==> build 17: inputs <==
==> flow/design.v (excerpt) <==
module bicubic(clk, rst, act, in, out_0, out_1, out_2, out_3);
	input clk,rst,act;
	input [7:0] in;
  wire oooooooooooooooo;
	wire [7:0] in_0,in_1,in_2,in_3;   
	output [7:0] out_0, out_1, out_2, out_3;
	wire [1:0] ooooooooooo;
	wire[14:0] x_weight_sum_0;
	wire[14:0] x_weight_sum_1;
	wire[14:0] x_weight_sum_2;
	wire[14:0] x_weight_sum_3;
	wire[7:0] y_weight_sum_0;	
	wire[7:0] y_weight_sum_1;
	wire[7:0] y_weight_sum_2;
	wire[7:0] y_weight_sum_3;
	 input_array A(.clk(clk), .rst(rst), .act(act), .in(in),
					.out_0(in_3), .out_1(in_2), .out_2(in_1), .out_3(in_0));
	reg[14:0] array0_0 [3:0];
	reg[14:0] array0_1 [3:0];
	reg[14:0] array1_0 [3:0];
	reg[14:0] array1_1 [3:0];
	reg[14:0] array2_0 [3:0];
	reg[14:0] array2_1 [3:0];
	reg[14:0] array3_0 [3:0];
	reg[14:0] array3_1 [3:0];
	reg[1:0] mux_sel;
	reg switch;
	wire[14:0] dm0_0_0, dm0_1_0, dm0_2_0, dm0_3_0, 				
					  dm0_0_1, dm0_1_1, dm0_2_1, dm0_3_1,
 					 dm1_0_0, dm1_1_0, dm1_2_0, dm1_3_0, 
					 dm1_0_1, dm1_1_1, dm1_2_1, dm1_3_1,
 					 dm2_0_0, dm2_1_0, dm2_2_0, dm2_3_0, 
					 dm2_0_1, dm2_1_1, dm2_2_1, dm2_3_1,
 					 dm3_0_0, dm3_1_0, dm3_2_0, dm3_3_0, 
					 dm3_0_1, dm3_1_1, dm3_2_1, dm3_3_1;
  wire[14:0]  array0_0_0, array0_1_0, array0_2_0, array0_3_0, 					
					  array0_0_1, array0_1_1, array0_2_1, array0_3_1,
 					 array1_0_0, array1_1_0, array1_2_0, array1_3_0, 
					 array1_0_1, array1_1_1, array1_2_1, array1_3_1,
 					 array2_0_0, array2_1_0, array2_2_0, array2_3_0, 
					 array2_0_1, array2_1_1, array2_2_1, array2_3_1,
 					 array3_0_0, array3_1_0, array3_2_0, array3_3_0, 
					 array3_0_1, array3_1_1, array3_2_1, array3_3_1;
	wire[14:0]  y_in0_0,y_in0_1,y_in0_2,y_in0_3,				
					  y_in1_0,y_in1_1,y_in1_2,y_in1_3,
					  y_in2_0,y_in2_1,y_in2_2,y_in2_3,
					  y_in3_0,y_in3_1,y_in3_2,y_in3_3;
	assign array0_0_0= array0_0[0];		
	assign array0_1_0= array0_0[1];		
	assign array0_2_0= array0_0[2];		
	assign array0_3_0= array0_0[3];		
	assign array1_0_0= array1_0[0];		
	assign array1_1_0= array1_0[1];		
	assign array1_2_0= array1_0[2];		
	assign array1_3_0= array1_0[3];		
	assign array2_0_0= array2_0[0];		
	assign array2_1_0= array2_0[1];		
	assign array2_2_0= array2_0[2];		
	assign array2_3_0= array2_0[3];		
	assign array3_0_0= array3_0[0];		
	assign array3_1_0= array3_0[1];		
  ...
Settings: LEC_CHECK=0, ABC_AREA=1, CAP_MARGIN=10, CORE_MARGIN=2, CORE_UTILIZATION=72, CTS_CLUSTER_DIAMETER=223, CTS_CLUSTER_SIZE=74, HOLD_SLACK_MARGIN=0.3, SETUP_SLACK_MARGIN=-0.31, SLEW_MARGIN=20; clock period 4.26 ns.
run.sh (not shown) runs the stock make flow with config.mk's settings and CLKGATE_MAP_FILE=.
==> inputs of trial 92, as changes to build 17 <==
Settings changed: ABC_AREA 1 to default, CAP_MARGIN 10 to 5, CTS_CLUSTER_DIAMETER 223 to default, CTS_CLUSTER_SIZE 74 to 14, HOLD_SLACK_MARGIN 0.3 to default, SETUP_SLACK_MARGIN -0.31 to default.
==> flow/constraint.sdc (replaced) <==
create_clock -name core_clock -period 5.01 [get_ports {clk}]
set_input_delay 1.0020 -clock core_clock [delete_from_list [all_inputs] [get_ports {clk}]]
set_output_delay 1.0020 -clock core_clock [all_outputs]
set_load 0.01 [all_outputs]
==> inputs of trial 58, as changes to build 17 <==
Settings changed: ABC_AREA 1 to default, CELL_PAD_IN_SITES_DETAIL_PLACEMENT from default to 1, CELL_PAD_IN_SITES_GLOBAL_PLACEMENT from default to 2, CORE_ASPECT_RATIO from default to 1.27, CORE_UTILIZATION 72 to 59, CTS_CLUSTER_DIAMETER 223 to default, CTS_CLUSTER_SIZE 74 to default, GPL_ROUTABILITY_DRIVEN from default to 0, HOLD_SLACK_MARGIN 0.3 to default, MAX_ROUTING_LAYER from default to met5, SETUP_SLACK_MARGIN -0.31 to default.
==> flow/constraint.sdc (replaced) <==
create_clock -name core_clock -period 10.0 [get_ports {clk}]
set_input_delay 2.0000 -clock core_clock [delete_from_list [all_inputs] [get_ports {clk}]]
set_output_delay 2.0000 -clock core_clock [all_outputs]
set_load 0.01 [all_outputs]
==> inputs of trial 55, as changes to build 17 <==
Settings changed: CAP_MARGIN 10 to 20, CTS_CLUSTER_DIAMETER 223 to 395, CTS_CLUSTER_SIZE 74 to 10, HOLD_SLACK_MARGIN 0.3 to default, PLACE_DENSITY from default to 0.41, SETUP_SLACK_MARGIN -0.31 to 0.75, TNS_END_PERCENT from default to 5.
==> flow/constraint.sdc (replaced) <==
create_clock -name core_clock -period 2.58 [get_ports {clk}]
set_input_delay 0.5160 -clock core_clock [delete_from_list [all_inputs] [get_ports {clk}]]
set_output_delay 0.5160 -clock core_clock [all_outputs]
set_load 0.01 [all_outputs]
==> summary of the runs <==
- Trial 92 completed and failed the layout checks on negative setup slack. Trial 58 completed without violations. Trial 55 stopped in clock tree synthesis (4_1_cts). Build 17 never finished: it broke off in global routing (5_1_grt) on GRT-0232.
- Between trial 92 and trial 58, the lower non-clock buffer count is in trial 58 (gap 665).
- Critical path depth: trial 58 is lower than trial 92 (9).
- Between trial 92 and trial 58, the lower utilization is in trial 58 (gap 26 points).
- In trial 92 the cell count is larger than in trial 58, by 8.8%.
- Between trial 58 and trial 92, the lower sequential share of layout area is in trial 92 (gap 4.8 points).
- Against trial 58, the register-to-register slack of trial 92 is worse by 3.3 ns.
- Count of clock-buffer cells in the layout: trial 58 is lower than trial 92 (2).
- Via count: trial 92 is higher than trial 58 (20%).
==> figures <==
quantity	trial 58	trial 55	build 17	trial 92
Outcome	timing/DRC/antenna clean	stopped before the end	stopped before the end	complete, but fails checks
Failing step	-	clock tree synthesis (4_1_cts)	global routing (5_1_grt)	-
Layout check failures	-	-	-	negative setup slack
Sequential cell area	21,900 um^2	-	-	21,900 um^2
# nets final	5,237	-	-	5,901
Count of buffers added by post-CTS timing repair for setup	0	-	119	65
Fraction of area in multi-input gates	46.7%	-	-	44.7%
Tally of nets with antenna violations remaining after routing	0	-	-	0
Clock tree from TritonCTS	built	-	-	built
Worst Setup SP	y2.temp_3[7]$_DFF_P_	-	-	switch$_DFFE_PN1N_
Number of hold-slack violations in the final timing report	0	-	-	0
Crit-path max cell delay	0.65 ns	-	-	0.69 ns
Count of unresolved DRC violations after routing	0	-	-	0
Overall die height	333 um	274 um	274 um	268 um
Maximum net fanout on the critical path	4	-	-	5
AND/OR/NAND/NOR Cells, Area Fraction	7.16%	11.5%	11.5%	7.16%
Via-per-instance ratio	6.11	-	-	6.76
Share of synthesized cell area in and-or and or-and compound cells	10.9%	11.1%	11.1%	10.9%
Vias after detailed routing	34,562	-	-	41,560
Post-route insts no fill	5,655	-	-	6,151
Terminus of the critical flop-to-flop path	y3.temp_2[21]$_DFF_P_	-	-	y3.temp_1[19]$_DFF_P_
Die footprint	87,700 um^2	75,100 um^2	75,100 um^2	72,100 um^2
Tapcells	1,098	-	-	931
